--- flow/design.v ---
`timescale 1ns/1ps
module ram_single_port(
    input clk,
    input write_en,
    input reset,
    input [6:0] addr,
    input [7:0] data_in,
    output reg [7:0] data_out    
);
integer i;
reg [7:0] memory [63:0];
reg [7:0] temp;
reg [7:0] op_buff;
always@(posedge clk) 
begin
    if (reset == 1'b1)
    begin
        for (i=0;i<64;i=i+1) 
            memory[i] <= 8'h00;
        temp<=8'h00;
    end
    else
    begin
        if (write_en == 1)
        begin
            temp <= data_in;
            memory[addr[5:0]] <= data_in;
        end
        else
        begin
            temp <= memory[addr[5:0]];
            data_out <= memory[addr[5:0]];
        end
    end  
end
endmodule
--- flow/run.sh ---
#!/bin/bash
# the make line also repeats each setting of config.mk as NAME=value (left out here)
make -C /OpenROAD-flow-scripts/flow DESIGN_CONFIG=/design/flow/config.mk WORK_HOME=/design/flow/orfs CLKGATE_MAP_FILE= finish
--- flow/config.mk ---
export PLATFORM = sky130hd
export DESIGN_NAME = ram_single_port
export DESIGN_NICKNAME = ram_single_port
export VERILOG_FILES = /design/flow/design.v
export SDC_FILE = /design/flow/constraint.sdc
export NUM_CORES = 4
export LEC_CHECK = 0
export CAP_MARGIN = 30
export CORE_MARGIN = 2
export CORE_UTILIZATION = 72
export CTS_CLUSTER_DIAMETER = 366
export CTS_CLUSTER_SIZE = 14
export PLACE_DENSITY_LB_ADDON = 0.26
export SETUP_SLACK_MARGIN = -0.2
export SLEW_MARGIN = 40
--- flow/constraint.sdc ---
create_clock -name core_clock -period 2.0 [get_ports {clk}]
set_input_delay 0.4000 -clock core_clock [delete_from_list [all_inputs] [get_ports {clk}]]
set_output_delay 0.4000 -clock core_clock [all_outputs]
set_load 0.01 [all_outputs]
==> results.py, run 1 <==
# Metrics from the implementation run
metrics = {
    "run_status": {
        "status": "failed layout checks",
        "violations": "negative setup slack",
    },
    "place": {
        "place_ws_ns": -0.770,
        "place_inst": 2416,
        "io_buffers": 24,
        "post-dp-hpwl_um": 49500,
        "place_area_um2": 26800,
        "gp_congestion": 1.04,
    },
    "final_timing": {
        "setup_viol": 230,
        "maxSlewHeadroom": 0.543,
        "final_hold_viol_count": 0,
        "finalMaxSlewViolations": 0,
        "fin_skew_ns": 0.0244,
        "clock.fmax_mhz": 447,
        "holdWs_ns": 0.399,
        "tightestPinTransition_ns": 0.682,
        "rsz0062_at_grt": "yes",
        "finalCriticalPeriod_ns": 2.24,
        "post-route-period-util": 1.12,
        "setup_ws_ns": -0.238,
    },
    "power_and_ir_drop": {
        "power_frac_seq": 0.566,
        "seq_cell_power_mw": 12.8,
        "p_clk_frac": 0.336,
        "pg_clk_mw": 7.58,
        "irDropWorstVdd_mv": 0.808,
        "p_sw_mw": 5.23,
        "powerComb_mw": 2.23,
        "combPwrFrac": 0.099,
        "power_leader": "sequential cells",
        "power_leakage_nw": 10.2,
        "powerDensity_nw_per_um2": 805,
        "switching_share": 0.232,
        "internal_power_mw": 17.4,
    },
    "clock_tree": {
        "cts_setup_buffers": 0,
        "cts_tree": "built",
        "clock_latency_ns": 0.55,
        "clock-root-buffer": "clkbuf_16",
        "clkSinkCount": 520,
        "cts.reportedPaths.clkPinSlew_ns": 0.07,
        "cts_max_path_buffers": 3,
        "htree_levels": 2,
        "cts_made_buffers": 43,
    },
    "job": {
        "max_cap_violations": 0,
        "warning_count": 29,
    },
    "setup_path": {
        "critPathSlowestCell": "a2111oi_1",
        "slowest_delay_ns": 0.49,
        "cp.depth": 9,
        "r2r_end": "data_out[6]$_DFFE_PP_",
        "cp_common_cell": "buf_4",
        "end_kind": "flop",
        "critPathKind": "in -> reg",
        "crit_end": "data_out[7]$_DFFE_PP_",
        "startpoint": "addr[2]",
        "worstReg2RegStart": "memory[55][6]$_SDFFCE_PN0P_",
        "cp_top_family": "AND-OR/OR-AND gates",
        "worst-path-buf-inv": 4,
        "worstPathRequired_ns": 2.29,
        "cp_cell_sequence": "buf_4, buf_4, buf_12, nor2_1, buf_4, a2111oi_1, nor4_1, a311oi_1, nand4_1",
        "crit_path_max_fanout": 23,
        "cp.arrival_ns": 2.52,
        "r2r_cells": 5,
        "reg2reg_slack_ns": -0.14,
        "startpoint_type": "primary input",
    },
    "route": {
        "drtIter0Drc": 2661,
        "ant_nets": 0,
        "drc": 0,
        "wire_per_inst_um": 29.5,
        "via_count": 17100,
        "vias_per_cell": 6.94,
        "first_pass_iters": 6,
        "wl_um": 72600,
    },
    "hold_path": {
        "hold-path-cell-count": 2,
        "min_path_type": "in -> reg",
        "min_from": "data_in[3]",
        "min_to": "memory[54][3]$_SDFFCE_PN0P_",
    },
    "logic_synthesis": {
        "most_common_cell": "edfxtp_1",
        "ys_chip_area_um2": 24300,
        "ys_sh_mux": 0.0496,
        "yosysUniqueCellTypes": 60,
        "fp_nets": 1849,
        "syn_area_um2": 24300,
        "common_cells": "edfxtp_1 (520), and2_1 (516), clkbuf_1 (84)",
        "yosysWarningCount": 1,
        "top_logic_kind": "simple AND/OR/NAND/NOR gates",
        "syn_area_per_cell_um2": 13.3,
        "ys_sh_adder": 0,
        "synthArstFlopShare": 0,
        "edf_count": 520,
        "synthFlopType": "edfxtp_1",
        "ys_sh_xor": 0,
        "yosys.area.top_type": "edfxtp_1",
        "ys.flops": 520,
        "postSynthCellCount": 1831,
        "ys_sh_simple": 0.195,
        "ys_cells": 1831,
        "top_area_frac": 0.642,
        "compound_area_frac": 0.0860,
        "area_leaders": "edfxtp_1 (64%), and2_1 (13%), a221oi_1 (2.0%)",
        "seq_area_frac_synth": 0.642,
    },
    "final_layout": {
        "fin_util": 0.840,
        "design_area_um2": 28000,
        "layoutNonFillerInstCount": 2461,
        "nNetsFinal": 2028,
        "syn_to_final_growth_pct": 15.3,
    },
    "grt": {
        "grtUsageTotal": 0.417,
        "grt_pass1_wl_um": 107000,
        "grt_max_degree": 65,
        "first_global_vias": 16800,
        "grt-ovfl-total": 0,
        "antenna_found_initial": 2,
    },
    "die": {
        "rows": 67,
        "fp-utilization": 0.729,
        "die_height_um": 188,
        "chipArea_um2": 35300,
        "core_um2": 33400,
        "ios": 26,
        "chipWidth_um": 188,
    },
}
what timing repair did:
item | 4_1_cts | 5_1_grt
hold buffers | 0 | 0
resized | 3 | 12
pin swaps | 0 | 2
endpoints found under the setup margin | 3 | 9
routing by layer:
layer	vias up	global-route usage	part of all wire
met5	-	0	0
met4	0	0.160	0.048
met3	251	0.0867	0.13
met2	1418	0.680	0.48
met1	8313	0.559	0.34
li1	7108	-	-
stage by stage:
stage	power (mW)	setup TNS, ns
2_1_floorplan	14.0	-104.00
3_3_place_gp	15.0	-388.17
3_5_place_dp	15.1	-419.99
4_1_cts	22.4	-5.62
5_1_grt	23.0	-18.61
6_report	22.6	-12.04
final cells by class:
class                      count  area (um^2)
timing repair buffer         287         2470
inverter                       5         18.8
clock buffer                  45         1130
clock inverter                 1         16.3
sequential                   520        15600
antenna                        2         5.00
fill                        1731         5320
tap                          448          561
multi-input combinational   1153         8230
==> run 2, diff against run 1 <==
CAP_MARGIN = 20   (was 30)
CORE_UTILIZATION = 66   (was 72)
CTS_CLUSTER_DIAMETER = not set   (was 366)
CTS_CLUSTER_SIZE = not set   (was 14)
PLACE_DENSITY_LB_ADDON = not set   (was 0.26)
SETUP_SLACK_MARGIN = not set   (was -0.2)
SLEW_MARGIN = 20   (was 40)
clock period = 2.71 ns   (was 2.0 ns; I/O delays follow)
==> run 2 against run 1 <==
The run now finishes clean. Clock skew shrank 0.0061 ns. Flip-flop count is the same. Synthesized area is the same. Register-to-register slack gained 0.61 ns. Critical endpoint is now data_out[6]$_DFFE_PP_. Highest routed layer is now met5.
==> results.py, run 2 <==
# Metrics from the implementation run
metrics = {
    "run_status": {
        "status": "complete, no violations",
    },
    "setup_path": {
        "cp_cell_sequence": "buf_4, buf_4, buf_4, mux2i_1, o32ai_1, a211oi_1, o21ai_0, or4b_1",
        "startpoint_type": "primary input",
        "cp_top_family": "buffers and inverters",
        "r2r_end": "data_out[1]$_DFFE_PP_",
        "crit_path_max_fanout": 20,
        "worstReg2RegStart": "memory[30][1]$_SDFFCE_PN0P_",
        "worst-path-buf-inv": 3,
        "cp.arrival_ns": 2.87,
        "critPathSlowestCell": "or4b_1",
        "startpoint": "addr[0]",
        "crit_end": "data_out[6]$_DFFE_PP_",
        "cp.depth": 8,
        "cp_common_cell": "buf_4",
        "r2r_cells": 5,
        "reg2reg_slack_ns": 0.47,
        "end_kind": "flop",
        "slowest_delay_ns": 0.52,
        "worstPathRequired_ns": 3.04,
        "critPathKind": "in -> reg",
    },
    "power_and_ir_drop": {
        "seq_cell_power_mw": 9.40,
        "p_sw_mw": 4.07,
        "powerDensity_nw_per_um2": 632,
        "p_total_mw": 17.8,
        "power_leakage_nw": 10.2,
        "combPwrFrac": 0.088,
        "irDropWorstVdd_mv": 0.592,
        "switching_share": 0.229,
        "internal_power_mw": 13.7,
        "p_clk_frac": 0.383,
        "pg_clk_mw": 6.80,
        "powerComb_mw": 1.56,
        "power_leader": "sequential cells",
        "power_frac_seq": 0.529,
    },
    "final_timing": {
        "holdWs_ns": 0.576,
        "post-route-period-util": 0.939,
        "clock.fmax_mhz": 393,
        "final_hold_viol_count": 0,
        "fin_skew_ns": 0.0183,
        "rsz0062_at_grt": "no",
        "finalMaxSlewViolations": 0,
        "tightestPinTransition_ns": 0.916,
        "setup_viol": 0,
        "maxSlewHeadroom": 0.388,
        "finalCriticalPeriod_ns": 2.54,
    },
    "clock_tree": {
        "clock_latency_ns": 0.60,
        "cts_made_buffers": 51,
        "cts_setup_buffers": 0,
        "htree_levels": 2,
        "cts_tree": "built",
        "clkSinkCount": 520,
        "clock-root-buffer": "clkbuf_16",
        "cts.reportedPaths.clkPinSlew_ns": 0.06,
        "postCtsHoldBufs": 0,
        "cts_resized": 0,
        "cts_max_path_buffers": 3,
    },
    "route": {
        "wire_per_inst_um": 27.7,
        "wl_um": 69100,
        "drc": 0,
        "first_pass_iters": 7,
        "vias_per_cell": 6.55,
        "via_count": 16400,
        "ant_nets": 0,
        "drtIter0Drc": 2557,
    },
    "logic_synthesis": {
        "ys.flops": 520,
        "compound_area_frac": 0.0860,
        "common_cells": "edfxtp_1 (520), and2_1 (516), clkbuf_1 (84)",
        "yosys.area.top_type": "edfxtp_1",
        "ys_sh_simple": 0.195,
        "synthArstFlopShare": 0,
        "fp_nets": 1849,
        "top_area_frac": 0.642,
        "syn_area_um2": 24300,
        "most_common_cell": "edfxtp_1",
        "ys_chip_area_um2": 24300,
        "synthFlopType": "edfxtp_1",
        "ys_sh_adder": 0,
        "ys_sh_xor": 0,
        "yosysWarningCount": 1,
        "yosysUniqueCellTypes": 60,
        "postSynthCellCount": 1831,
        "seq_area_frac_synth": 0.642,
        "syn_area_per_cell_um2": 13.3,
        "edf_count": 520,
        "ys_cells": 1831,
        "top_logic_kind": "simple AND/OR/NAND/NOR gates",
        "ys_sh_mux": 0.0496,
        "area_leaders": "edfxtp_1 (64%), and2_1 (13%), a221oi_1 (2.0%)",
    },
    "die": {
        "chipArea_um2": 38400,
        "fp-utilization": 0.667,
        "die_height_um": 196,
        "rows": 70,
        "ios": 26,
        "chipWidth_um": 196,
        "core_um2": 36400,
    },
    "place": {
        "gp_congestion": 0.995,
        "place_area_um2": 26500,
        "post-dp-hpwl_um": 46200,
        "io_buffers": 24,
        "place_inst": 2407,
    },
    "final_layout": {
        "fin_util": 0.771,
        "syn_to_final_growth_pct": 15.5,
        "nNetsFinal": 2010,
        "design_area_um2": 28100,
        "fill_cells": 2272,
        "layoutNonFillerInstCount": 2499,
    },
    "hold_path": {
        "hold-path-cell-count": 3,
        "min_to": "data_out[7]$_DFFE_PP_",
        "min_path_type": "in -> reg",
        "min_from": "addr[2]",
    },
    "grt": {
        "antenna_found_initial": 1,
        "grt_use_met3": 0.0658,
        "grt.met2_usage": 0.571,
        "grtUsageMet1": 0.528,
        "busiest_layer": "met2",
        "first_global_vias": 15600,
        "grt_pass1_wl_um": 101000,
        "grtUsageTotal": 0.366,
        "grt_max_degree": 65,
        "grt-ovfl-total": 0,
    },
    "job": {
        "max_cap_violations": 0,
        "warning_count": 29,
    },
}
[run 2: final cells by class]
| type | count | area [um^2] | area share |
|---|---|---|---|
| antenna | 1 | 2.50 | 0.0000891 |
| clock inverter | 22 | 176 | 0.00628 |
| tap | 468 | 586 | 0.0208 |
| clock buffer | 69 | 1390 | 0.0493 |
| sequential | 520 | 15600 | 0.556 |
| inverter | 5 | 18.8 | 0.000668 |
| multi-input combinational | 1153 | 8050 | 0.287 |
| timing repair buffer | 261 | 2250 | 0.0803 |
[run 2: routing by layer]
| layer | part of all wire | vias up |
|---|---|---|
| met5 | 0.00010 | - |
| met4 | 0.035 | 2 |
| met1 | 0.38 | 8081 |
| met2 | 0.46 | 1025 |
| met3 | 0.12 | 155 |
| li1 | - | 7106 |
[run 2: stage by stage]
step,setup TNS [ns],setup WS (ns)
after floorplan,0,0.257
after global placement,-4.80,-0.293
after detailed placement,-8.88,-0.289
after CTS,0,0.286
after global routing,0,0.216
final,0,0.166
==> run 3, diff against run 2 <==
ABC_AREA = 0   (was not set)
CAP_MARGIN = 25   (was 20)
CELL_PAD_IN_SITES_DETAIL_PLACEMENT = 1   (was not set)
CELL_PAD_IN_SITES_GLOBAL_PLACEMENT = 2   (was not set)
CORE_ASPECT_RATIO = 1.66   (was not set)
CORE_UTILIZATION = 41   (was 66)
CTS_CLUSTER_DIAMETER = 75   (was not set)
GPL_ROUTABILITY_DRIVEN = 1   (was not set)
GPL_TIMING_DRIVEN = 0   (was not set)
MAX_ROUTING_LAYER = met5   (was not set)
MIN_ROUTING_LAYER = met2   (was not set)
PLACE_DENSITY_LB_ADDON = 0.21   (was not set)
SETUP_SLACK_MARGIN = 0.77   (was not set)
SLEW_MARGIN = 10   (was 20)
TNS_END_PERCENT = 55   (was not set)
clock period = 6.47 ns   (was 2.71 ns; I/O delays follow)
==> run 3 against run 2 <==
Still clean on timing, DRC and antenna. Largest power group unchanged. Final cell count is 11% higher. Power shrank 56%. Setup slack improved by 0.31 ns. Design area is 2.4% lower. Clock power decreased by 55%.
==> results.py, run 3 <==
# Metrics from the implementation run
metrics = {
    "setup_path": {
        "worstPathRequired_ns": 6.79,
        "reg2reg_slack_ns": 3.53,
        "cp.arrival_ns": 6.32,
        "cp_top_family": "buffers and inverters",
        "cp_cell_sequence": "clkdlybuf4s50_1, nor2b_1, clkdlybuf4s15_1, clkbuf_2, buf_2, nand2_1, nor2_1, or2_2",
        "startpoint": "addr[1]",
        "crit_path_max_fanout": 10,
        "end_kind": "flop",
        "r2r_end": "data_out[5]$_DFFE_PP_",
        "slowest_delay_ns": 0.88,
        "r2r_cells": 4,
        "crit_end": "memory[37][5]$_SDFFCE_PN0P_",
        "worst-path-buf-inv": 4,
        "critPathKind": "in -> reg",
        "cp.depth": 8,
        "worstReg2RegStart": "memory[54][5]$_SDFFCE_PN0P_",
        "startpoint_type": "primary input",
        "critPathSlowestCell": "nor2_1",
    },
    "power_and_ir_drop": {
        "switching_share": 0.271,
        "power_frac_seq": 0.502,
        "p_clk_frac": 0.391,
        "power_leakage_nw": 9.41,
        "internal_power_mw": 5.74,
        "powerComb_mw": 0.843,
        "irDropWorstVdd_mv": 0.281,
        "combPwrFrac": 0.107,
        "powerDensity_nw_per_um2": 287,
        "p_total_mw": 7.87,
        "pg_clk_mw": 3.08,
        "power_leader": "sequential cells",
        "seq_cell_power_mw": 3.95,
        "p_sw_mw": 2.13,
    },
    "final_layout": {
        "syn_to_final_growth_pct": 12.7,
        "fin_util": 0.465,
        "fill_cells": 6021,
        "nNetsFinal": 1931,
    },
    "clock_tree": {
        "postCtsHoldBufs": 0,
        "cts_tree": "built",
        "cts_made_buffers": 49,
        "cts_setup_buffers": 0,
        "cts.reportedPaths.clkPinSlew_ns": 0.07,
        "clkSinkCount": 520,
        "htree_levels": 2,
        "clock_latency_ns": 0.64,
        "cts_max_path_buffers": 3,
        "clock-root-buffer": "clkbuf_16",
    },
    "hold_path": {
        "min_from": "memory[21][7]$_SDFFCE_PN0P_",
        "min_path_type": "reg -> reg",
        "hold-path-cell-count": 4,
        "min_to": "data_out[7]$_DFFE_PP_",
    },
    "logic_synthesis": {
        "synthFlopType": "edfxtp_1",
        "ys_cells": 1831,
        "fp_nets": 1849,
        "ys.flops": 520,
        "compound_area_frac": 0.0860,
        "ys_sh_simple": 0.195,
        "common_cells": "edfxtp_1 (520), and2_1 (516), clkbuf_1 (84)",
        "syn_area_um2": 24300,
        "seq_area_frac_synth": 0.642,
        "most_common_cell": "edfxtp_1",
        "ys_sh_adder": 0,
        "top_logic_kind": "simple AND/OR/NAND/NOR gates",
        "ys_chip_area_um2": 24300,
        "area_leaders": "edfxtp_1 (64%), and2_1 (13%), a221oi_1 (2.0%)",
        "top_area_frac": 0.642,
        "ys_sh_mux": 0.0496,
        "yosysWarningCount": 1,
        "syn_area_per_cell_um2": 13.3,
        "synthArstFlopShare": 0,
        "yosys.area.top_type": "edfxtp_1",
        "postSynthCellCount": 1831,
        "yosysUniqueCellTypes": 60,
        "ys_sh_xor": 0,
        "edf_count": 520,
    },
    "route": {
        "wl_um": 117000,
        "dr_wl_met2_um": 54300,
        "wire_per_inst_um": 42.2,
        "drc": 0,
        "vias_per_cell": 8.31,
        "via_count": 23000,
        "first_pass_iters": 10,
        "highest_layer": "met5",
        "wl_met3_um": 41400,
        "wl_met1_um": 0,
        "ant_nets": 0,
        "drtIter0Drc": 6181,
    },
    "final_timing": {
        "setup_viol": 0,
        "tightestPinTransition_ns": 1.37,
        "fin_skew_ns": 0.0140,
        "clock.fmax_mhz": 167,
        "rsz0062_at_grt": "no",
        "finalMaxSlewViolations": 0,
        "maxSlewHeadroom": 0.0843,
        "finalCriticalPeriod_ns": 6.00,
        "final_hold_viol_count": 0,
        "tns_ns": 0,
        "post-route-period-util": 0.927,
    },
    "grt": {
        "grt_pass1_wl_um": 154000,
        "first_global_vias": 25100,
        "antenna_found_initial": 5,
        "grtUsageTotal": 0.563,
        "grt_max_degree": 16,
        "grt-ovfl-total": 0,
    },
    "die": {
        "chipArea_um2": 61300,
        "core_um2": 59000,
        "rows": 115,
        "fp-utilization": 0.412,
        "ios": 26,
        "chipWidth_um": 193,
        "die_height_um": 318,
    },
    "place": {
        "gp_congestion": 1.10,
        "io_buffers": 15,
        "post-dp-hpwl_um": 82400,
    },
    "job": {
        "max_cap_violations": 0,
        "warning_count": 28,
    },
    "run_status": {
        "status": "complete, no violations",
    },
}
run 3: final cells by class:
cell class              instances  area, um^2  share of cell area
flip-flops and latches        520       15600               0.570
multi-input cells            1153        8070               0.294
clock buffers                  54        1240              0.0454
well taps                     760         951              0.0347
plain buffers                 153         667              0.0243
repair buffers                 31         372              0.0136
clock inverters                35         349              0.0127
diodes                         52         130             0.00475
inverters                       5        18.8            0.000685
run 3: through the flow:
step / cell area (um^2) / cells / setup WS, ns / hold slack [ns]
after floorplan: 24300 / 1831 / 3.26 / 0.686
after global placement: 25400 / 2606 / -0.0951 / 0.836
after detailed placement: 25600 / 2618 / -0.187 / 0.883
after CTS: 27200 / 2707 / 0.720 / 0.900
after global routing: 27300 / 2721 / 0.784 / 1.00
final: 27400 / 2763 / 0.475 / 0.958
run 3: timing repair:
item / in CTS / in global routing
gates cloned: 0 / 0
resized: 3 / 12
setup endpoints to repair: 48 / 258
run 3: metal layers:
metal	vias up	global-route usage
li1	6962	-
met1	6990	-
met2	7637	0.661
met3	1311	0.626
met4	61	0.305
met5	-	0.345
==> run 4, diff against run 3 <==
ABC_AREA = not set   (was 0)
CAP_MARGIN = 15   (was 25)
CELL_PAD_IN_SITES_DETAIL_PLACEMENT = not set   (was 1)
CELL_PAD_IN_SITES_GLOBAL_PLACEMENT = not set   (was 2)
CORE_ASPECT_RATIO = not set   (was 1.66)
CORE_UTILIZATION = 70   (was 41)
CTS_CLUSTER_DIAMETER = not set   (was 75)
GPL_ROUTABILITY_DRIVEN = not set   (was 1)
GPL_TIMING_DRIVEN = not set   (was 0)
MAX_ROUTING_LAYER = not set   (was met5)
MIN_ROUTING_LAYER = not set   (was met2)
PLACE_DENSITY_LB_ADDON = not set   (was 0.21)
SETUP_SLACK_MARGIN = 0.47   (was 0.77)
SLEW_MARGIN = 20   (was 10)
TNS_END_PERCENT = not set   (was 55)
clock period = 2.07 ns   (was 6.47 ns; I/O delays follow)
==> run 4 against run 3 <==
Design area grew 10%. Now fails the layout checks on negative setup slack. Core utilization grew 41 points. Power grew to 3.1 times the previous value. Critical path type is now reg -> reg. Combinational power grew to 2.9 times the previous value. Critical path depth shrank 2. Clock skew grew 0.0036 ns.
==> results.py, run 4 <==
# Metrics from the implementation run
metrics = {
    "final_timing": {
        "final_hold_viol_count": 0,
        "finalCriticalPeriod_ns": 2.11,
        "holdWs_ns": 0.416,
        "setup_ws_ns": -0.0357,
        "post-route-period-util": 1.02,
        "setup_viol": 2,
        "clock.fmax_mhz": 475,
        "maxSlewHeadroom": 0.413,
        "finalMaxSlewViolations": 0,
        "fin_skew_ns": 0.0176,
        "rsz0062_at_grt": "yes",
        "tightestPinTransition_ns": 0.881,
    },
    "clock_tree": {
        "cts.reportedPaths.clkPinSlew_ns": 0.07,
        "htree_levels": 2,
        "clock_latency_ns": 0.61,
        "cts_max_path_buffers": 3,
        "cts_tree": "built",
        "cts_made_buffers": 50,
        "clkSinkCount": 520,
        "postCtsHoldBufs": 0,
        "clock-root-buffer": "clkbuf_16",
    },
    "logic_synthesis": {
        "compound_area_frac": 0.0860,
        "synthArstFlopShare": 0,
        "common_cells": "edfxtp_1 (520), and2_1 (516), clkbuf_1 (84)",
        "top_logic_kind": "simple AND/OR/NAND/NOR gates",
        "ys_chip_area_um2": 24300,
        "seq_area_frac_synth": 0.642,
        "ys_cells": 1831,
        "most_common_cell": "edfxtp_1",
        "fp_nets": 1849,
        "ys_sh_adder": 0,
        "yosys.area.top_type": "edfxtp_1",
        "syn_area_per_cell_um2": 13.3,
        "yosysWarningCount": 1,
        "area_leaders": "edfxtp_1 (64%), and2_1 (13%), a221oi_1 (2.0%)",
        "syn_area_um2": 24300,
        "top_area_frac": 0.642,
        "edf_count": 520,
        "ys.flops": 520,
        "postSynthCellCount": 1831,
        "ys_sh_xor": 0,
        "synthFlopType": "edfxtp_1",
        "yosysUniqueCellTypes": 60,
        "ys_sh_mux": 0.0496,
        "ys_sh_simple": 0.195,
    },
    "hold_path": {
        "min_to": "data_out[7]$_DFFE_PP_",
        "hold-path-cell-count": 4,
        "min_path_type": "in -> reg",
        "min_from": "addr[3]",
    },
    "setup_path": {
        "end_kind": "flop",
        "cp_top_family": "simple AND/OR/NAND/NOR gates",
        "crit_path_max_fanout": 1,
        "cp.arrival_ns": 2.45,
        "slowest_delay_ns": 0.52,
        "cp.depth": 6,
        "startpoint_type": "flop",
        "worst-path-buf-inv": 1,
        "r2r_cells": 6,
        "cp_cell_sequence": "and2_1, a32o_1, a211oi_2, buf_4, o21ai_0, or4b_1",
        "critPathKind": "reg -> reg",
        "r2r_end": "data_out[6]$_DFFE_PP_",
        "crit_end": "data_out[6]$_DFFE_PP_",
        "startpoint": "memory[63][6]$_SDFFCE_PN0P_",
        "reg2reg_slack_ns": -0.04,
        "worstPathRequired_ns": 2.42,
        "worstReg2RegStart": "memory[63][6]$_SDFFCE_PN0P_",
        "critPathSlowestCell": "or4b_1",
    },
    "power_and_ir_drop": {
        "power_frac_seq": 0.513,
        "pg_clk_mw": 9.26,
        "powerComb_mw": 2.47,
        "combPwrFrac": 0.103,
        "internal_power_mw": 18.4,
        "power_leader": "sequential cells",
        "irDropWorstVdd_mv": 0.916,
        "switching_share": 0.238,
        "p_sw_mw": 5.73,
        "p_clk_frac": 0.384,
        "powerDensity_nw_per_um2": 800,
        "power_leakage_nw": 10.9,
        "seq_cell_power_mw": 12.4,
    },
    "die": {
        "die_height_um": 190,
        "chipWidth_um": 190,
        "chipArea_um2": 36200,
        "ios": 26,
        "core_um2": 34400,
        "fp-utilization": 0.708,
        "rows": 68,
    },
    "job": {
        "max_cap_violations": 0,
        "warning_count": 32,
    },
    "route": {
        "first_pass_iters": 6,
        "drtIter0Drc": 2670,
        "via_count": 17600,
        "vias_per_cell": 6.89,
        "wl_um": 77500,
        "ant_nets": 0,
        "wire_per_inst_um": 30.3,
        "drc": 0,
    },
    "grt": {
        "grt_pass1_wl_um": 113000,
        "grt-ovfl-total": 0,
        "grt_max_degree": 66,
        "grtUsageTotal": 0.435,
        "first_global_vias": 17500,
        "antenna_found_initial": 2,
    },
    "final_layout": {
        "syn_to_final_growth_pct": 24.0,
        "fill_cells": 1498,
        "nNetsFinal": 2083,
        "seq_area_um2": 15600,
        "comb_area_um2": 9260,
    },
    "run_status": {
        "violations": "negative setup slack",
        "status": "failed layout checks",
    },
    "place": {
        "gp_congestion": 0.969,
        "place_ws_ns": -0.751,
        "io_buffers": 24,
        "post-dp-hpwl_um": 49100,
    },
}
run 4: area by class of cell:
cell class | count | share of cell area
Clock inverter | 29 | 0.00888
Antenna cell | 1 | 0.0000830
Sequential cell | 520 | 0.518
Clock buffer | 61 | 0.0450
Timing Repair Buffer | 335 | 0.101
Multi-Input combinational cell | 1153 | 0.307
Tap cell | 455 | 0.0189
Inverter | 5 | 0.00149
run 4: repair_timing:
item	in CTS	in global routing
setup endpoints to repair	1032	155
pin swaps	32	30
buffers inserted	24	7
gates cloned	0	0
gates resized	130	43
run 4: metrics by stage:
step	total power [mW]	TNS, ns	area [um^2]	util	instances
3_3_place_gp	14.7	-307.55	27700	0.807	2437
6_report	24.1	-0.0517	30200	0.877	2559
2_1_floorplan	13.7	-2.30	25500	-	1831
5_1_grt	24.6	-0.120	30200	0.877	2559
3_5_place_dp	14.7	-338.54	27700	0.807	2437
4_1_cts	23.8	0	29900	0.870	2551
run 4: layer usage:
metal / up-vias / wire length, um / global-route usage
li1: 7251 / - / -
met1: 8587 / 26000 / 0.573
met2: 1472 / 36100 / 0.674
met3: 320 / 10900 / 0.119
met4: 2 / 4560 / 0.219
met5: - / 11 / 0
==> run 5, diff against run 4 <==
ABC_AREA = 0   (was not set)
CAP_MARGIN = 25   (was 15)
CELL_PAD_IN_SITES_GLOBAL_PLACEMENT = 0   (was not set)
CTS_CLUSTER_DIAMETER = 394   (was not set)
MAX_ROUTING_LAYER = met4   (was not set)
MIN_ROUTING_LAYER = met1   (was not set)
PLACE_DENSITY = 0.62   (was not set)
SETUP_SLACK_MARGIN = -0.19   (was 0.47)
SLEW_MARGIN = 10   (was 20)
clock period = 2.03 ns   (was 2.07 ns; I/O delays follow)
==> run 5 against run 4 <==
Still fails the layout checks on negative setup slack. Core utilization decreased by 4.9 points. First-iteration DRC count decreased by 1.6%. Combinational power decreased by 12%. Clock skew about the same. Count of clock-buffer cells in the layout unchanged. Synthesized cell count unchanged. Critical endpoint is now data_out[0]$_DFFE_PP_. Sequential power about the same. Synthesized area unchanged. Flip-flop count unchanged. Final cell count decreased by 1.5%. Sequential share of layout area increased by 3.1 points. Routed wire length decreased by 6.2%.
==> results.py, run 5 <==
# Metrics from the implementation run
metrics = {
    "final_timing": {
        "setup_ws_ns": -0.201,
        "holdWs_ns": 0.451,
        "tightestPinTransition_ns": 1.04,
        "finalCriticalPeriod_ns": 2.23,
        "final_hold_viol_count": 0,
        "clock.fmax_mhz": 448,
        "maxSlewHeadroom": 0.303,
        "tns_ns": -1.78,
        "setup_viol": 49,
        "fin_skew_ns": 0.0178,
        "finalMaxSlewViolations": 0,
        "post-route-period-util": 1.10,
    },
    "place": {
        "post-dp-hpwl_um": 48000,
        "gp_congestion": 1.05,
        "place_area_um2": 26900,
        "io_buffers": 24,
        "place_ws_ns": -0.797,
    },
    "die": {
        "core_um2": 34400,
        "chipArea_um2": 36200,
        "fp-utilization": 0.708,
        "chipWidth_um": 190,
        "rows": 68,
        "die_height_um": 190,
        "ios": 26,
    },
    "job": {
        "max_cap_violations": 0,
        "warning_count": 30,
    },
    "power_and_ir_drop": {
        "seq_cell_power_mw": 12.6,
        "power_leader": "sequential cells",
        "p_total_mw": 23.9,
        "irDropWorstVdd_mv": 0.925,
        "pg_clk_mw": 9.17,
        "switching_share": 0.235,
        "power_frac_seq": 0.526,
        "internal_power_mw": 18.3,
        "combPwrFrac": 0.091,
        "p_sw_mw": 5.62,
        "power_leakage_nw": 10.4,
        "p_clk_frac": 0.383,
        "powerDensity_nw_per_um2": 840,
        "powerComb_mw": 2.17,
    },
    "clock_tree": {
        "cts_made_buffers": 51,
        "cts_tree": "built",
        "clock-root-buffer": "clkbuf_16",
        "cts.reportedPaths.clkPinSlew_ns": 0.06,
        "htree_levels": 2,
        "clock_latency_ns": 0.61,
        "clkSinkCount": 520,
        "cts_max_path_buffers": 3,
    },
    "logic_synthesis": {
        "syn_area_um2": 24300,
        "yosysWarningCount": 1,
        "synthFlopType": "edfxtp_1",
        "ys_chip_area_um2": 24300,
        "ys_cells": 1831,
        "ys.flops": 520,
        "top_area_frac": 0.642,
        "common_cells": "edfxtp_1 (520), and2_1 (516), clkbuf_1 (84)",
        "synthArstFlopShare": 0,
        "ys_sh_mux": 0.0496,
        "most_common_cell": "edfxtp_1",
        "seq_area_frac_synth": 0.642,
        "syn_area_per_cell_um2": 13.3,
        "edf_count": 520,
        "ys_sh_simple": 0.195,
        "ys_sh_xor": 0,
        "compound_area_frac": 0.0860,
        "ys_sh_adder": 0,
        "area_leaders": "edfxtp_1 (64%), and2_1 (13%), a221oi_1 (2.0%)",
        "fp_nets": 1849,
        "postSynthCellCount": 1831,
        "top_logic_kind": "simple AND/OR/NAND/NOR gates",
        "yosys.area.top_type": "edfxtp_1",
        "yosysUniqueCellTypes": 60,
    },
    "setup_path": {
        "critPathKind": "in -> reg",
        "cp.arrival_ns": 2.57,
        "crit_path_max_fanout": 14,
        "worst-path-buf-inv": 4,
        "crit_end": "data_out[0]$_DFFE_PP_",
        "cp_cell_sequence": "buf_4, buf_4, inv_1, buf_4, a221o_1, a22oi_1, o22a_1, nand4_1",
        "cp_top_family": "buffers and inverters",
        "slowest_delay_ns": 0.38,
        "worstPathRequired_ns": 2.37,
        "r2r_cells": 5,
        "startpoint": "addr[0]",
        "cp.depth": 8,
        "cp_common_cell": "buf_4",
        "startpoint_type": "primary input",
        "reg2reg_slack_ns": -0.18,
        "end_kind": "flop",
        "r2r_end": "data_out[3]$_DFFE_PP_",
        "worstReg2RegStart": "memory[28][3]$_SDFFCE_PN0P_",
        "critPathSlowestCell": "a22oi_1",
    },
    "final_layout": {
        "nNetsFinal": 2045,
        "comb_area_um2": 8160,
        "fill_cells": 1852,
        "syn_to_final_growth_pct": 17.1,
        "seq_area_um2": 15600,
        "design_area_um2": 28500,
    },
    "grt": {
        "antenna_found_initial": 1,
        "first_global_vias": 16800,
        "grt-ovfl-total": 0,
        "grt_pass1_wl_um": 107000,
        "grt_max_degree": 65,
        "grtUsageTotal": 0.426,
    },
    "route": {
        "wl_um": 72700,
        "wire_per_inst_um": 28.8,
        "drtIter0Drc": 2626,
        "vias_per_cell": 6.82,
        "ant_nets": 0,
        "first_pass_iters": 6,
        "drc": 0,
        "via_count": 17200,
    },
    "run_status": {
        "status": "failed layout checks",
        "violations": "negative setup slack",
    },
    "hold_path": {
        "min_path_type": "in -> reg",
        "min_to": "memory[13][5]$_SDFFCE_PN0P_",
        "min_from": "data_in[5]",
        "hold-path-cell-count": 3,
    },
}
-- run 5: final cells by class --
type                    instances  area share
multi-input cells            1153       0.287
flip-flops and latches        520       0.548
clock buffers                  61      0.0461
diodes                          1   0.0000879
well taps                     455      0.0200
repair buffers                296      0.0893
inverters                       5    0.000659
clock inverters                29     0.00883
-- run 5: through the flow --
stage | utilization | cells
global route | 0.828 | 2520
CTS | 0.828 | 2519
detailed placement | 0.782 | 2429
floorplan | - | 1831
finish | 0.828 | 2520
global placement | 0.782 | 2429
-- run 5: routing by layer --
layer,up-vias,global-route usage,routed length [um]
met4,0,0.188,3800
met2,1313,0.657,34400
li1,7186,-,-
met5,-,-,0
met1,8420,0.565,25600
met3,256,0.0732,8900
-- run 5: timing repair --
item	4_1_cts	5_1_grt
setup buffers	0	0
resized	0	5
setup endpoints to repair	0	17
hold buffers	0	0
==> run 6, diff against run 5 <==
ABC_AREA = not set   (was 0)
CAP_MARGIN = 20   (was 25)
CELL_PAD_IN_SITES_GLOBAL_PLACEMENT = not set   (was 0)
CORE_UTILIZATION = 10   (was 70)
CTS_CLUSTER_DIAMETER = not set   (was 394)
MAX_ROUTING_LAYER = not set   (was met4)
MIN_ROUTING_LAYER = not set   (was met1)
PLACE_DENSITY = not set   (was 0.62)
SETUP_SLACK_MARGIN = not set   (was -0.19)
SLEW_MARGIN = 20   (was 10)
clock period = 6.68 ns   (was 2.03 ns; I/O delays follow)
==> run 6 against run 5 <==
The run now finishes clean. Power shrank 69%. Count of clock-buffer cells in the layout grew 9. Critical path depth shrank 3. Worst hold slack gained 0.35 ns. Clock power shrank 68%. Synthesized area is the same. Core utilization shrank 71 points. Sequential power shrank about 70%. Sequential share of layout area shrank 2.5 points. Largest power group unchanged.
==> results.py, run 6 <==
# Metrics from the implementation run
metrics = {
    "job": {
        "warning_count": 27,
        "max_cap_violations": 0,
    },
    "power_and_ir_drop": {
        "p_clk_frac": 0.405,
        "p_total_mw": 7.33,
        "switching_share": 0.237,
        "seq_cell_power_mw": 3.81,
        "power_leakage_nw": 9.19,
        "combPwrFrac": 0.075,
        "pg_clk_mw": 2.97,
        "irDropWorstVdd_mv": 0.185,
        "power_frac_seq": 0.520,
        "internal_power_mw": 5.59,
        "powerDensity_nw_per_um2": 246,
        "p_sw_mw": 1.74,
        "power_leader": "sequential cells",
        "powerComb_mw": 0.546,
    },
    "setup_path": {
        "critPathKind": "in -> reg",
        "cp_top_family": "simple AND/OR/NAND/NOR gates",
        "critPathSlowestCell": "nand2_1",
        "cp_cell_sequence": "buf_6, and2_1, nand2_1, nor2_1, or2_2",
        "startpoint": "addr[1]",
        "worstPathRequired_ns": 6.98,
        "startpoint_type": "primary input",
        "cp.arrival_ns": 4.41,
        "worstReg2RegStart": "memory[28][1]$_SDFFCE_PN0P_",
        "crit_end": "memory[3][1]$_SDFFCE_PN0P_",
        "worst-path-buf-inv": 1,
        "end_kind": "flop",
        "cp.depth": 5,
        "r2r_cells": 5,
        "crit_path_max_fanout": 72,
        "r2r_end": "data_out[1]$_DFFE_PP_",
        "reg2reg_slack_ns": 4.35,
        "slowest_delay_ns": 0.73,
    },
    "logic_synthesis": {
        "ys.flops": 520,
        "synthArstFlopShare": 0,
        "ys_sh_xor": 0,
        "ys_sh_mux": 0.0496,
        "edf_count": 520,
        "seq_area_frac_synth": 0.642,
        "top_logic_kind": "simple AND/OR/NAND/NOR gates",
        "ys_chip_area_um2": 24300,
        "most_common_cell": "edfxtp_1",
        "yosys.area.top_type": "edfxtp_1",
        "yosysUniqueCellTypes": 60,
        "synthFlopType": "edfxtp_1",
        "fp_nets": 1849,
        "ys_sh_adder": 0,
        "compound_area_frac": 0.0860,
        "yosysWarningCount": 1,
        "syn_area_per_cell_um2": 13.3,
        "syn_area_um2": 24300,
        "top_area_frac": 0.642,
        "area_leaders": "edfxtp_1 (64%), and2_1 (13%), a221oi_1 (2.0%)",
        "common_cells": "edfxtp_1 (520), and2_1 (516), clkbuf_1 (84)",
        "ys_sh_simple": 0.195,
        "postSynthCellCount": 1831,
        "ys_cells": 1831,
    },
    "grt": {
        "first_global_vias": 15000,
        "grt_pass1_wl_um": 106000,
        "grt_max_degree": 80,
        "grt-ovfl-total": 0,
        "grtUsageTotal": 0.0568,
        "antenna_found_initial": 12,
    },
    "clock_tree": {
        "clkSinkCount": 520,
        "cts.reportedPaths.clkPinSlew_ns": 0.06,
        "clock-root-buffer": "clkbuf_16",
        "htree_levels": 2,
        "cts_tree": "built",
        "clock_latency_ns": 0.62,
        "postCtsHoldBufs": 0,
        "cts_made_buffers": 56,
        "cts_max_path_buffers": 3,
        "cts_resized": 0,
        "cts_setup_buffers": 0,
    },
    "die": {
        "die_height_um": 497,
        "chipWidth_um": 497,
        "chipArea_um2": 247000,
        "rows": 181,
        "ios": 26,
        "core_um2": 243000,
        "fp-utilization": 0.100,
    },
    "final_timing": {
        "final_hold_viol_count": 0,
        "clock.fmax_mhz": 243,
        "maxSlewHeadroom": 0.342,
        "setup_viol": 0,
        "fin_skew_ns": 0.0102,
        "rsz0062_at_grt": "no",
        "finalMaxSlewViolations": 0,
        "tns_ns": 0,
        "post-route-period-util": 0.615,
        "tightestPinTransition_ns": 0.984,
        "finalCriticalPeriod_ns": 4.11,
    },
    "route": {
        "via_count": 15300,
        "wl_um": 73200,
        "ant_nets": 0,
        "first_pass_iters": 5,
        "drc": 0,
        "drtIter0Drc": 1605,
        "wire_per_inst_um": 14.5,
        "vias_per_cell": 3.04,
    },
    "final_layout": {
        "nNetsFinal": 1811,
        "layoutNonFillerInstCount": 5042,
        "fin_util": 0.123,
        "fill_cells": 27200,
        "syn_to_final_growth_pct": 22.7,
    },
    "place": {
        "post-dp-hpwl_um": 44900,
        "io_buffers": 24,
        "gp_congestion": 0.808,
        "place_inst": 4937,
    },
    "hold_path": {
        "min_path_type": "reg -> reg",
        "min_from": "memory[63][4]$_SDFFCE_PN0P_",
        "min_to": "data_out[4]$_DFFE_PP_",
        "hold-path-cell-count": 3,
    },
    "run_status": {
        "status": "complete, no violations",
    },
}
run 6: per-stage QoR:
step	hold slack, ns	area (um^2)	setup slack, ns
floorplan	0.686	24300	3.43
global placement	0.792	28100	2.02
detailed placement	0.782	28100	1.97
CTS	0.797	29800	2.62
global route	0.854	29800	2.45
finish	0.798	29800	2.57
run 6: area by class of cell:
type                       count  area, um^2  area share
timing repair buffer          57         443      0.0148
sequential                   520       15600       0.523
multi-input combinational   1153        8060       0.270
tap                         3202        4010       0.134
inverter                       5        18.8    0.000629
clock inverter                32         224     0.00750
clock buffer                  70        1480      0.0494
antenna                        3        7.51    0.000252
run 6: routing by layer:
metal  up-vias  wire [um]  global-route usage
li1       6725          -                   -
met1      7814      29600              0.0712
met2       626      35900              0.0960
met3       147       5100              0.0102
met4         8       2600              0.0227
met5         -         50                   0
==> run 7, diff against run 6 <==
CORE_UTILIZATION = 70   (was 10)
SETUP_SLACK_MARGIN = 0.78   (was not set)
clock period = 3.37 ns   (was 6.68 ns; I/O delays follow)
==> run 7 against run 6 <==
Final cell count is 52% lower. Flip-flop count did not move. Sequential power up 99%. Synthesized area is the same. Clock skew up 0.018 ns. Global-route usage increased by 33 points. Sequential share of layout area rose by 4.8 points.
==> results.py, run 7 <==
# Metrics from the implementation run
metrics = {
    "run_status": {
        "status": "complete, no violations",
    },
    "place": {
        "gp_congestion": 0.998,
        "io_buffers": 24,
        "post-dp-hpwl_um": 44800,
        "place_ws_ns": 0.00272,
        "place_area_um2": 25800,
    },
    "grt": {
        "grt-ovfl-total": 0,
        "grt_max_degree": 66,
        "antenna_found_initial": 2,
        "first_global_vias": 15700,
        "grt_pass1_wl_um": 100000,
        "grtUsageTotal": 0.385,
    },
    "setup_path": {
        "worst-path-buf-inv": 2,
        "startpoint_type": "primary input",
        "cp.depth": 6,
        "worstPathRequired_ns": 3.83,
        "crit_path_max_fanout": 13,
        "end_kind": "flop",
        "cp_cell_sequence": "clkdlybuf4s50_1, or3b_2, buf_4, o221ai_1, a22oi_1, nand4_1",
        "r2r_end": "data_out[1]$_DFFE_PP_",
        "slowest_delay_ns": 0.68,
        "reg2reg_slack_ns": 1.14,
        "r2r_cells": 5,
        "critPathKind": "in -> reg",
        "critPathSlowestCell": "or3b_2",
        "cp_top_family": "buffers and inverters",
        "crit_end": "data_out[2]$_DFFE_PP_",
        "worstReg2RegStart": "memory[58][1]$_SDFFCE_PN0P_",
        "cp.arrival_ns": 3.05,
        "startpoint": "addr[4]",
    },
    "logic_synthesis": {
        "yosys.area.top_type": "edfxtp_1",
        "seq_area_frac_synth": 0.642,
        "most_common_cell": "edfxtp_1",
        "ys_sh_simple": 0.195,
        "ys.flops": 520,
        "edf_count": 520,
        "ys_sh_adder": 0,
        "ys_sh_xor": 0,
        "synthFlopType": "edfxtp_1",
        "postSynthCellCount": 1831,
        "ys_sh_mux": 0.0496,
        "syn_area_per_cell_um2": 13.3,
        "ys_cells": 1831,
        "top_logic_kind": "simple AND/OR/NAND/NOR gates",
        "fp_nets": 1849,
        "area_leaders": "edfxtp_1 (64%), and2_1 (13%), a221oi_1 (2.0%)",
        "synthArstFlopShare": 0,
        "syn_area_um2": 24300,
        "top_area_frac": 0.642,
        "common_cells": "edfxtp_1 (520), and2_1 (516), clkbuf_1 (84)",
        "ys_chip_area_um2": 24300,
        "yosysUniqueCellTypes": 60,
        "compound_area_frac": 0.0860,
        "yosysWarningCount": 1,
    },
    "die": {
        "core_um2": 34400,
        "fp-utilization": 0.708,
        "rows": 68,
        "ios": 26,
        "die_height_um": 190,
        "chipArea_um2": 36200,
        "chipWidth_um": 190,
    },
    "final_timing": {
        "tightestPinTransition_ns": 1.20,
        "setup_ws_ns": 0.781,
        "post-route-period-util": 0.768,
        "clock.fmax_mhz": 386,
        "setup_viol": 0,
        "finalCriticalPeriod_ns": 2.59,
        "fin_skew_ns": 0.0280,
        "finalMaxSlewViolations": 0,
        "maxSlewHeadroom": 0.200,
        "rsz0062_at_grt": "no",
        "holdWs_ns": 0.818,
        "tns_ns": 0,
        "final_hold_viol_count": 0,
    },
    "route": {
        "drc": 0,
        "wl_um": 68000,
        "wire_per_inst_um": 28.3,
        "first_pass_iters": 8,
        "via_count": 16300,
        "vias_per_cell": 6.76,
        "drtIter0Drc": 2373,
        "ant_nets": 0,
    },
    "final_layout": {
        "nNetsFinal": 1932,
        "seq_area_um2": 15600,
        "comb_area_um2": 8060,
        "syn_to_final_growth_pct": 12.5,
        "design_area_um2": 27400,
        "fill_cells": 1976,
    },
    "power_and_ir_drop": {
        "irDropWorstVdd_mv": 0.483,
        "p_sw_mw": 3.27,
        "combPwrFrac": 0.082,
        "internal_power_mw": 10.9,
        "power_frac_seq": 0.534,
        "power_leader": "sequential cells",
        "powerComb_mw": 1.16,
        "pg_clk_mw": 5.46,
        "seq_cell_power_mw": 7.57,
        "powerDensity_nw_per_um2": 518,
        "power_leakage_nw": 9.80,
        "p_clk_frac": 0.385,
        "switching_share": 0.230,
        "p_total_mw": 14.2,
    },
    "clock_tree": {
        "clock_latency_ns": 0.60,
        "cts_max_path_buffers": 3,
        "cts_setup_buffers": 0,
        "cts_made_buffers": 51,
        "cts_tree": "built",
        "clock-root-buffer": "clkbuf_16",
        "clkSinkCount": 520,
        "htree_levels": 2,
        "cts.reportedPaths.clkPinSlew_ns": 0.06,
    },
    "hold_path": {
        "min_to": "data_out[4]$_DFFE_PP_",
        "hold-path-cell-count": 3,
        "min_path_type": "reg -> reg",
        "min_from": "memory[29][4]$_SDFFCE_PN0P_",
    },
    "job": {
        "warning_count": 29,
        "max_cap_violations": 0,
    },
}
run 7: repair_timing:
| item | in CTS | in global routing |
|---|---|---|
| setup endpoints to repair | 64 | 1 |
| resized | 2 | 1 |
| pin swaps | 0 | 0 |
| hold endpoints to repair | 0 | 0 |
| hold buffers | 0 | 0 |
run 7: per-stage QoR:
stage / util / instances
after global routing: 0.796 / 2406
after detailed placement: 0.751 / 2316
after global placement: 0.751 / 2316
after floorplan: - / 1831
final: 0.796 / 2406
after CTS: 0.796 / 2405
run 7: area by class of cell:
type	instances	area share
clock inverter	24	0.00778
tap	455	0.0208
inverter	5	0.000732
sequential	520	0.571
multi-input combinational	1153	0.295
antenna	1	0.0000915
timing repair buffer	183	0.0565
clock buffer	65	0.0486
run 7: layer usage:
metal / track usage / wire length [um] / up-vias
li1: - / - / 6960
met1: 0.519 / 24400 / 7984
met2: 0.615 / 32100 / 1097
met3: 0.0812 / 8020 / 226
met4: 0.168 / 3390 / 0
met5: 0 / 0 / -
==> run 8, diff against run 7 <==
ABC_AREA = 1   (was not set)
CORE_UTILIZATION = 72   (was 70)
CTS_CLUSTER_SIZE = 98   (was not set)
PLACE_DENSITY = 0.43   (was not set)
SETUP_SLACK_MARGIN = not set   (was 0.78)
clock period = 5.12 ns   (was 3.37 ns; I/O delays follow)
==> run 8 against run 7 <==
Non-clock buffer count is 114 lower. Final cell count increased by 35%. Sequential power down 34%. Power decreased by 31%. Clock skew is 0.022 ns lower. Setup slack better by 1.0 ns.
==> results.py, run 8 <==
# Metrics from the implementation run
metrics = {
    "power_and_ir_drop": {
        "internal_power_mw": 7.57,
        "p_clk_frac": 0.412,
        "powerDensity_nw_per_um2": 364,
        "pg_clk_mw": 4.04,
        "switching_share": 0.227,
        "powerComb_mw": 0.799,
        "combPwrFrac": 0.082,
        "irDropWorstVdd_mv": 0.374,
        "power_leakage_nw": 11.9,
        "power_frac_seq": 0.506,
        "power_leader": "sequential cells",
        "p_sw_mw": 2.23,
        "seq_cell_power_mw": 4.96,
    },
    "hold_path": {
        "hold-path-cell-count": 6,
        "min_to": "data_out[6]$_DFFE_PP_",
        "min_from": "memory[34][6]$_SDFFCE_PN0P_",
        "min_path_type": "reg -> reg",
    },
    "place": {
        "post-dp-hpwl_um": 37400,
        "io_buffers": 24,
        "place_ws_ns": 1.36,
        "gp_congestion": 0.896,
    },
    "route": {
        "vias_per_cell": 5.81,
        "wl_um": 61800,
        "wire_per_inst_um": 19.0,
        "first_pass_iters": 7,
        "antenna-diode-count": 0,
        "ant_nets": 0,
        "drtIter0Drc": 2182,
        "via_count": 18900,
        "drc": 0,
    },
    "final_timing": {
        "tns_ns": 0,
        "setup_ws_ns": 1.81,
        "finalCriticalPeriod_ns": 3.31,
        "fin_skew_ns": 0.00637,
        "maxSlewHeadroom": 0.278,
        "post-route-period-util": 0.646,
        "rsz0062_at_grt": "no",
        "holdWs_ns": 0.873,
        "finalMaxSlewViolations": 0,
        "setup_viol": 0,
        "final_hold_viol_count": 0,
        "clock.fmax_mhz": 302,
        "tightestPinTransition_ns": 1.08,
    },
    "logic_synthesis": {
        "area_leaders": "edfxtp_1 (63%), nand2_1 (22%), nor2_1 (8.3%)",
        "syn_area_um2": 24600,
        "ys_sh_simple": 0.330,
        "ys.flops": 520,
        "ys_sh_xor": 0,
        "ys_sh_adder": 0,
        "top_logic_kind": "simple AND/OR/NAND/NOR gates",
        "common_cells": "nand2_1 (1466), nor2_1 (542), edfxtp_1 (520)",
        "edf_count": 520,
        "yosys.area.top_type": "edfxtp_1",
        "compound_area_frac": 0.00295,
        "yosysWarningCount": 1,
        "synthFlopType": "edfxtp_1",
        "syn_area_per_cell_um2": 8.75,
        "ys_chip_area_um2": 24600,
        "most_common_cell": "nand2_1",
        "postSynthCellCount": 2814,
        "top_area_frac": 0.634,
        "synthArstFlopShare": 0,
        "yosysUniqueCellTypes": 22,
        "ys_sh_mux": 0,
        "seq_area_frac_synth": 0.634,
        "fp_nets": 2832,
        "ys_cells": 2814,
    },
    "setup_path": {
        "cp_cell_sequence": "buf_4, clkinv_2, nor2_2, inv_1, nor3_4, buf_4, nand2_2, nand2_1",
        "slowest_delay_ns": 0.51,
        "startpoint_type": "primary input",
        "end_kind": "flop",
        "critPathSlowestCell": "nor2_2",
        "worst-path-buf-inv": 4,
        "crit_end": "memory[59][6]$_SDFFCE_PN0P_",
        "worstPathRequired_ns": 5.37,
        "crit_path_max_fanout": 34,
        "r2r_cells": 10,
        "startpoint": "addr[1]",
        "critPathKind": "in -> reg",
        "reg2reg_slack_ns": 3.43,
        "cp_common_cell": "buf_4",
        "r2r_end": "data_out[6]$_DFFE_PP_",
        "cp_top_family": "simple AND/OR/NAND/NOR gates",
        "cp.depth": 8,
        "worstReg2RegStart": "memory[59][6]$_SDFFCE_PN0P_",
        "cp.arrival_ns": 3.55,
    },
    "run_status": {
        "status": "complete, no violations",
    },
    "clock_tree": {
        "clkSinkCount": 520,
        "cts.reportedPaths.clkPinSlew_ns": 0.07,
        "cts_tree": "built",
        "cts_max_path_buffers": 3,
        "cts_setup_buffers": 0,
        "clock-root-buffer": "clkbuf_16",
        "clock_latency_ns": 0.57,
        "cts_made_buffers": 50,
        "cts_resized": 0,
        "postCtsHoldBufs": 0,
        "htree_levels": 2,
    },
    "grt": {
        "first_global_vias": 18400,
        "antenna_found_initial": 1,
        "grt_max_degree": 198,
        "grt-ovfl-total": 0,
        "grt_pass1_wl_um": 97100,
        "grtUsageTotal": 0.358,
    },
    "final_layout": {
        "fill_cells": 2145,
        "nNetsFinal": 2789,
        "syn_to_final_growth_pct": 9.28,
    },
    "job": {
        "warning_count": 33,
        "max_cap_violations": 0,
    },
    "die": {
        "core_um2": 33600,
        "ios": 26,
        "chipWidth_um": 189,
        "chipArea_um2": 35700,
        "fp-utilization": 0.732,
        "die_height_um": 189,
        "rows": 67,
    },
}
run 8: final cells by class:
type / instances / area [um^2] / share of cell area
Sequential cell: 520 / 15600 / 0.581
Multi-Input combinational cell: 2099 / 8200 / 0.305
Clock buffer: 59 / 1350 / 0.0501
Timing Repair Buffer: 69 / 599 / 0.0223
Tap cell: 448 / 561 / 0.0208
Clock inverter: 31 / 454 / 0.0169
Inverter: 31 / 123 / 0.00456
run 8: through the flow:
step                instance area (um^2)   util  power (mW)  cells
detailed placement                 25100  0.747        5.83   3167
global route                       26900  0.800        10.0   3257
floorplan                          24600      -        5.57   2814
finish                             26900  0.800        9.80   3257
global placement                   25100  0.747        5.80   3167
CTS                                26900  0.800        9.78   3257
run 8: per-layer routing:
| metal | global-route usage | vias to the layer above | part of all wire |
|---|---|---|---|
| met4 | 0.168 | 2 | 0.045 |
| met5 | 0 | - | 0.00026 |
| li1 | - | 8829 | - |
| met2 | 0.599 | 1078 | 0.49 |
| met1 | 0.469 | 8798 | 0.37 |
| met3 | 0.0530 | 212 | 0.10 |
==> run 9, diff against run 8 <==
ABC_AREA = 0   (was 1)
CAP_MARGIN = 25   (was 20)
CELL_PAD_IN_SITES_GLOBAL_PLACEMENT = 0   (was not set)
CTS_CLUSTER_DIAMETER = 28   (was not set)
CTS_CLUSTER_SIZE = not set   (was 98)
MAX_ROUTING_LAYER = met4   (was not set)
MIN_ROUTING_LAYER = met1   (was not set)
PLACE_DENSITY = 0.37   (was 0.43)
SETUP_SLACK_MARGIN = 0.48   (was not set)
SLEW_MARGIN = 40   (was 20)
clock period = 2.0 ns   (was 5.12 ns; I/O delays follow)
==> run 9 against run 8 <==
The run now fails in global routing (5_1_grt). Synthesized area decreased by 1.2%. Die size decreased by 1.2%. Synthesized cell count decreased by 35%.
==> results.py, run 9 <==
# Physical implementation metrics
metrics = {
    "die": {
        "rows": 67,
        "ios": 26,
        "chipArea_um2": 35300,
        "die_height_um": 188,
        "core_um2": 33400,
        "fp-utilization": 0.729,
        "chipWidth_um": 188,
    },
    "place": {
        "io_buffers": 24,
        "place_ws_ns": -0.894,
        "place_area_um2": 27900,
        "gp_congestion": 0.938,
        "place_inst": 2444,
        "post-dp-hpwl_um": 50600,
    },
    "logic_synthesis": {
        "edf_count": 520,
        "syn_area_um2": 24300,
        "ys_cells": 1831,
        "common_cells": "edfxtp_1 (520), and2_1 (516), clkbuf_1 (84)",
        "postSynthCellCount": 1831,
        "compound_area_frac": 0.0860,
        "fp_nets": 1849,
        "syn_area_per_cell_um2": 13.3,
        "synthFlopType": "edfxtp_1",
        "synthArstFlopShare": 0,
        "yosysUniqueCellTypes": 60,
        "ys_sh_mux": 0.0496,
        "seq_area_frac_synth": 0.642,
        "most_common_cell": "edfxtp_1",
        "top_logic_kind": "simple AND/OR/NAND/NOR gates",
        "ys_sh_simple": 0.195,
        "ys_sh_adder": 0,
        "ys_chip_area_um2": 24300,
        "area_leaders": "edfxtp_1 (64%), and2_1 (13%), a221oi_1 (2.0%)",
        "yosysWarningCount": 1,
        "ys_sh_xor": 0,
        "ys.flops": 520,
        "yosys.area.top_type": "edfxtp_1",
        "top_area_frac": 0.642,
    },
    "run_status": {
        "error": "[ERROR GRT-0232] Routing congestion too high. Check the congestion heatmap in the GUI.",
        "failed_stage": "global routing (5_1_grt)",
        "status": "stopped before the end",
    },
    "clock_tree": {
        "clock-root-buffer": "clkbuf_16",
        "postCtsHoldBufs": 0,
        "cts_max_path_buffers": 3,
        "clkSinkCount": 520,
        "htree_levels": 3,
        "cts_made_buffers": 100,
    },
    "grt": {
        "grt-ovfl-total": 2037,
        "grtUsageTotal": 1.03,
    },
}
-- run 9: what timing repair did --
action                                 in CTS
buffers inserted                           47
cloned                                      4
pin swaps                                  77
gates resized                             206
setup endpoints to repair                1040
endpoints found under the hold margin       0
-- run 9: stage by stage --
stage | power [mW] | util
after floorplan | 14.2 | -
after global placement | 15.2 | 0.836
after detailed placement | 15.3 | 0.836
after CTS | 32.5 | 0.974
-- run 9: per-layer routing --
layer | GRT usage | overflow
met5 | - | -
met1 | 0.960 | 116
met2 | 1.16 | 1296
met3 | 0.897 | 96
met4 | 1.09 | 529
==> run 10, diff against run 9 <==
CORE_UTILIZATION = 70   (was 72)
CTS_CLUSTER_DIAMETER = 119   (was 28)
PLACE_DENSITY = 0.55   (was 0.37)
SETUP_SLACK_MARGIN = 0.77   (was 0.48)
SLEW_MARGIN = 10   (was 40)
clock period = 3.46 ns   (was 2.0 ns; I/O delays follow)
==> run 10 against run 9 <==
Now clean on timing, DRC and antenna. Synthesized area did not move. Die size increased by 2.8%. Synthesized cell count stayed put.
==> results.py, run 10 <==
# Metrics from the implementation run
metrics = {
    "place": {
        "post-dp-hpwl_um": 44300,
        "io_buffers": 24,
        "gp_congestion": 1.06,
        "place_inst": 2308,
    },
    "route": {
        "drtIter0Drc": 2493,
        "vias_per_cell": 6.73,
        "drc": 0,
        "wl_met1_um": 24000,
        "first_pass_iters": 6,
        "dr_wl_met2_um": 31700,
        "via_count": 16200,
        "wl_um": 67600,
        "ant_nets": 0,
        "wl_met3_um": 8500,
        "wire_per_inst_um": 28.1,
        "highest_layer": "met4",
    },
    "final_layout": {
        "fill_cells": 2016,
        "nNetsFinal": 1925,
        "syn_to_final_growth_pct": 13.0,
        "layoutNonFillerInstCount": 2406,
    },
    "final_timing": {
        "maxSlewHeadroom": 0.302,
        "holdWs_ns": 0.649,
        "tightestPinTransition_ns": 1.04,
        "final_hold_viol_count": 0,
        "rsz0062_at_grt": "no",
        "clock.fmax_mhz": 377,
        "finalCriticalPeriod_ns": 2.65,
        "post-route-period-util": 0.766,
        "setup_viol": 0,
        "tns_ns": 0,
        "finalMaxSlewViolations": 0,
        "fin_skew_ns": 0.0158,
    },
    "grt": {
        "grt_max_degree": 65,
        "grtUsageTotal": 0.394,
        "grt_pass1_wl_um": 99500,
        "first_global_vias": 15600,
        "antenna_found_initial": 2,
        "grt-ovfl-total": 0,
    },
    "logic_synthesis": {
        "synthArstFlopShare": 0,
        "top_logic_kind": "simple AND/OR/NAND/NOR gates",
        "yosys.area.top_type": "edfxtp_1",
        "fp_nets": 1849,
        "ys_sh_xor": 0,
        "top_area_frac": 0.642,
        "common_cells": "edfxtp_1 (520), and2_1 (516), clkbuf_1 (84)",
        "ys.flops": 520,
        "seq_area_frac_synth": 0.642,
        "postSynthCellCount": 1831,
        "most_common_cell": "edfxtp_1",
        "yosysUniqueCellTypes": 60,
        "ys_sh_adder": 0,
        "syn_area_um2": 24300,
        "area_leaders": "edfxtp_1 (64%), and2_1 (13%), a221oi_1 (2.0%)",
        "compound_area_frac": 0.0860,
        "ys_cells": 1831,
        "synthFlopType": "edfxtp_1",
        "yosysWarningCount": 1,
        "syn_area_per_cell_um2": 13.3,
        "ys_sh_simple": 0.195,
        "edf_count": 520,
        "ys_sh_mux": 0.0496,
        "ys_chip_area_um2": 24300,
    },
    "setup_path": {
        "critPathKind": "in -> reg",
        "cp.depth": 7,
        "cp_top_family": "AND-OR/OR-AND gates",
        "critPathSlowestCell": "a221o_1",
        "worstReg2RegStart": "memory[63][3]$_SDFFCE_PN0P_",
        "r2r_end": "data_out[3]$_DFFE_PP_",
        "reg2reg_slack_ns": 1.04,
        "worstPathRequired_ns": 3.79,
        "worst-path-buf-inv": 2,
        "cp_cell_sequence": "buf_4, buf_12, nor3b_1, o21ai_0, o211ai_1, a221o_1, or4_1",
        "slowest_delay_ns": 0.49,
        "startpoint_type": "primary input",
        "cp.arrival_ns": 2.98,
        "end_kind": "flop",
        "crit_path_max_fanout": 23,
        "crit_end": "data_out[3]$_DFFE_PP_",
        "r2r_cells": 5,
        "startpoint": "addr[0]",
    },
    "clock_tree": {
        "cts_setup_buffers": 0,
        "cts.reportedPaths.clkPinSlew_ns": 0.07,
        "clkSinkCount": 520,
        "clock_latency_ns": 0.59,
        "clock-root-buffer": "clkbuf_16",
        "cts_max_path_buffers": 3,
        "cts_tree": "built",
        "cts_made_buffers": 51,
        "htree_levels": 2,
    },
    "power_and_ir_drop": {
        "p_sw_mw": 3.24,
        "powerComb_mw": 1.12,
        "pg_clk_mw": 5.76,
        "power_leakage_nw": 9.85,
        "p_clk_frac": 0.404,
        "switching_share": 0.228,
        "powerDensity_nw_per_um2": 518,
        "power_leader": "sequential cells",
        "seq_cell_power_mw": 7.36,
        "power_frac_seq": 0.517,
        "combPwrFrac": 0.079,
        "irDropWorstVdd_mv": 0.492,
        "internal_power_mw": 11.0,
    },
    "job": {
        "warning_count": 30,
        "max_cap_violations": 0,
    },
    "die": {
        "die_height_um": 190,
        "core_um2": 34400,
        "rows": 68,
        "chipArea_um2": 36200,
        "chipWidth_um": 190,
        "ios": 26,
        "fp-utilization": 0.708,
    },
    "hold_path": {
        "min_to": "data_out[5]$_DFFE_PP_",
        "min_path_type": "in -> reg",
        "min_from": "reset",
        "hold-path-cell-count": 2,
    },
    "run_status": {
        "status": "complete, no violations",
    },
}
[run 10: repair_timing]
action	CTS	global route
hold buffers	0	0
cloned	0	1
pin swaps	0	1
setup endpoints to repair	8	37
gates resized	1	4
[run 10: metal layers]
| metal | global-route usage | up-vias |
|---|---|---|
| li1 | - | 6937 |
| met1 | 0.523 | 7852 |
| met2 | 0.604 | 1164 |
| met3 | 0.0767 | 231 |
| met4 | 0.168 | 0 |
| met5 | - | - |
[run 10: cell type report]
cell class | count | area [um^2] | area share
repair buffers | 175 | 1470 | 0.0535
multi-input cells | 1154 | 8070 | 0.294
clock buffers | 56 | 1340 | 0.0487
inverters | 5 | 22.5 | 0.000820
well taps | 455 | 569 | 0.0207
clock inverters | 39 | 390 | 0.0142
diodes | 2 | 5.00 | 0.000182
flip-flops and latches | 520 | 15600 | 0.568
[run 10: metrics by stage]
| stage | util | power (mW) | setup slack, ns | cell area [um^2] |
|---|---|---|---|---|
| 3_5_place_dp | 0.748 | 8.57 | 0.0949 | 25700 |
| 5_1_grt | 0.799 | 14.6 | 0.827 | 27500 |
| 2_1_floorplan | - | 8.08 | 0.857 | 24300 |
| 6_report | 0.799 | 14.2 | 0.808 | 27500 |
| 3_3_place_gp | 0.748 | 8.54 | 0.185 | 25700 |
| 4_1_cts | 0.799 | 14.2 | 0.757 | 27500 |
No activity file was given, so power comes from the tool's default toggle rates.
